// as2650
module as2650(
	input reset,
	output [12:0] adr,
	input [7:0] dbus_in,
	output [7:0] dbus_out,
	output oeb,
	output rw,
	output opreq,
	output wrp,
	output m_io,
	output d_c,
	input sense,
	output flag,
	input clk
);
	reg [7:0] r0;
	reg [7:0] r123[2:0];
	reg [7:0] r123_2[2:0];
	reg [14:0] pc;
	reg [7:0] psu;
	reg [7:0] psl;
	reg [7:0] ins_reg;
	reg [14:0] stack[7:0];
	reg [7:0] cycle;
	reg halted;
	reg [7:0] holding_reg;
	reg [7:0] addr_buff;
	reg [1:0] idx_ctrl;
	assign flag = psu[6];
	reg r_opreq;
	assign opreq = r_opreq;
	reg r_rw;
	assign rw = r_rw;
	reg [12:0] r_addr;
	assign adr = r_addr;
	reg r_m_io;
	assign m_io = r_m_io;
	reg r_d_c;
	assign d_c = r_d_c;
	reg r_wrp;
	assign wrp = r_wrp;
	reg [7:0] b_buf;
	assign oeb = r_rw ? 0 : 1;
	assign dbus_out = b_buf;
	wire [7:0] instr_reg = ins_reg[1:0] == 0 ? r0 : (psl[4] ? r123_2[ins_reg[1:0] - 1] : r123[ins_reg[1:0] - 1]);
	wire [7:0] instr_reg_p1 = instr_reg + 1;
	wire [7:0] instr_reg_m1 = instr_reg - 1;
	wire [14:0] branch_addr = pc + (dbus_in[6:0] >= 64 ? -(64 - (dbus_in[6:0] - 64)) : dbus_in[6:0]);
	wire carry = psl[0];
	wire overflow = psl[2];
	wire [7:0] rrr = psl[3] ? {carry, instr_reg[7:1]} : {instr_reg[0], instr_reg[7:1]};
	wire [7:0] rrl = psl[3] ? {instr_reg[6:0], carry} : {instr_reg[6:0], instr_reg[7]};
	wire [7:0] input1 = ins_reg[3:2] == 0 ? holding_reg : instr_reg;
	wire [7:0] input2 = ins_reg[3:2] == 0 ? instr_reg : holding_reg;
	wire [7:0] alu_next = alu_step(input1, input2);
	wire [16:0] mul_res = r0 * (psl[4] ? r123_2[0] : r123[0]);
	always @(posedge clk) begin
		if(reset) begin
			pc <= 0;
			r0 <= 0;
			r123[0] <= 0;
			r123[1] <= 0;
			r123[2] <= 0;
			r123_2[0] <= 0;
			r123_2[1] <= 0;
			r123_2[2] <= 0;
			psu <= 0;
			psl <= 0;
			cycle <= 0;
			r_opreq <= 0;
			r_rw <= 0;
			r_addr <= 0;
			r_m_io <= 1;
			r_d_c <= 0;
			r_wrp <= 0;
			halted <= 0;
			idx_ctrl <= 0;
			b_buf <= 0;
		end else if(!halted) begin
			psu[7] <= sense;
			cycle <= cycle + 1;
			if(cycle == 0) begin  
				idx_ctrl <= 0;
				r_m_io <= 1;
				r_opreq <= 1;
				r_rw <= 0;
				r_addr <= pc[12:0];
				pc <= pc + 1;
  ...
make LEC_CHECK=0 ABC_AREA=1 CAP_MARGIN=20 CELL_PAD_IN_SITES_GLOBAL_PLACEMENT=2 CORE_MARGIN=2 CORE_UTILIZATION=50 MIN_ROUTING_LAYER=met2 SLEW_MARGIN=20 finish   # period 8.0 ns
run.sh (not shown) runs the stock make flow with config.mk's settings and CLKGATE_MAP_FILE=.
The starting point stopped in global placement without I/O (3_1_place_gp_skip_io).
Then changed:
Settings changed: ABC_AREA 1 to default.
What happened: This time the run stopped in global routing (5_1_grt). Die size went down by 2.7%. Area after synthesis went down by about 2.8%. Synthesized cell count went down by about 20%.
Then changed:
Settings changed: CAP_MARGIN 20 to 15, CELL_PAD_IN_SITES_DETAIL_PLACEMENT from default to 0, CELL_PAD_IN_SITES_GLOBAL_PLACEMENT 2 to 1, CORE_ASPECT_RATIO from default to 1.68, CTS_CLUSTER_DIAMETER from default to 240, HOLD_SLACK_MARGIN from default to 0.17, MIN_ROUTING_LAYER met2 to default, SETUP_SLACK_MARGIN from default to -0.03, TNS_END_PERCENT from default to 5.
Clock period 8.0 ns to 4.95 ns, I/O delays scaled along.
Now the flow completed, yet does not pass: setup timing.
Area after synthesis stays the same.
Synthesized cell count stays the same.
Die area is about the same.
Then changed:
Settings changed: CAP_MARGIN 15 to 20, CELL_PAD_IN_SITES_DETAIL_PLACEMENT 0 to default, CELL_PAD_IN_SITES_GLOBAL_PLACEMENT 1 to default, CORE_ASPECT_RATIO 1.68 to default, CORE_UTILIZATION 50 to 40, CTS_CLUSTER_DIAMETER 240 to default, HOLD_SLACK_MARGIN 0.17 to default, SETUP_SLACK_MARGIN -0.03 to default, TNS_END_PERCENT 5 to default.
Clock period 4.95 ns to 8.0 ns, I/O delays scaled along.
What happened: This time the run finished clean. Sequential cell count does not change. Setup slack gains 1.5 ns. Global-route usage is lower by 20 points. Design area goes down by 11%. Routed wire length goes down by 15%. Clock skew grows by 0.0078 ns. Via count shrinks by 13%. Count of clock-buffer cells in the layout rose by 17. Clock power shrinks by 29%.

========
as2650 again, from the RTL that the note above started with.
make LEC_CHECK=0 ABC_AREA=0 CAP_MARGIN=15 CORE_MARGIN=2 CORE_UTILIZATION=40 CTS_CLUSTER_DIAMETER=321 GPL_TIMING_DRIVEN=1 HOLD_SLACK_MARGIN=0.19 MAX_ROUTING_LAYER=met4 MIN_ROUTING_LAYER=met2 PLACE_DENSITY=0.86 SLEW_MARGIN=30 TNS_END_PERCENT=70 finish   # period 5.57 ns
The baseline did not get past global routing (5_1_grt) on GRT-0116.
==> next run, changes <==
- ABC_AREA: 0 -> not set
- CAP_MARGIN: 15 -> 20
- CTS_CLUSTER_DIAMETER: 321 -> not set
- GPL_TIMING_DRIVEN: 1 -> not set
- HOLD_SLACK_MARGIN: 0.19 -> not set
- MAX_ROUTING_LAYER: met4 -> not set
- MIN_ROUTING_LAYER: met2 -> not set
- PLACE_DENSITY: 0.86 -> not set
- SLEW_MARGIN: 30 -> 20
- TNS_END_PERCENT: 70 -> not set
- clock period: 5.57 -> 4.14 ns (I/O delays scaled with it)
=> The new run ran to the end with violations: negative setup slack; synthesized area stays the same; die area does not change; synthesized cell count stays the same.
==> next run, changes <==
- CORE_UTILIZATION: 40 -> 61
- CTS_CLUSTER_DIAMETER: not set -> 29
- SETUP_SLACK_MARGIN: not set -> 1.3
- clock period: 4.14 -> 5.38 ns (I/O delays scaled with it)
After rerunning: Now the flow stopped in global routing (5_1_grt) on GRT-0232. Synthesized cell count is unchanged. Die area is lower by 34%. Area after synthesis stays the same.
==> next run, changes <==
- ABC_AREA: not set -> 1
- CORE_UTILIZATION: 61 -> 70
- CTS_CLUSTER_DIAMETER: 29 -> not set
- CTS_CLUSTER_SIZE: not set -> 31
- SETUP_SLACK_MARGIN: 1.3 -> 1.18
- clock period: 5.38 -> 4.48 ns (I/O delays scaled with it)
The changed run ended with an error in global routing (5_1_grt), error GRT-0116.
Synthesized area went up by a few percent.
Die area went down by roughly a tenth.
Synthesized cell count went up by a quarter to a third.
No activity file was given, so power comes from the tool's default toggle rates.
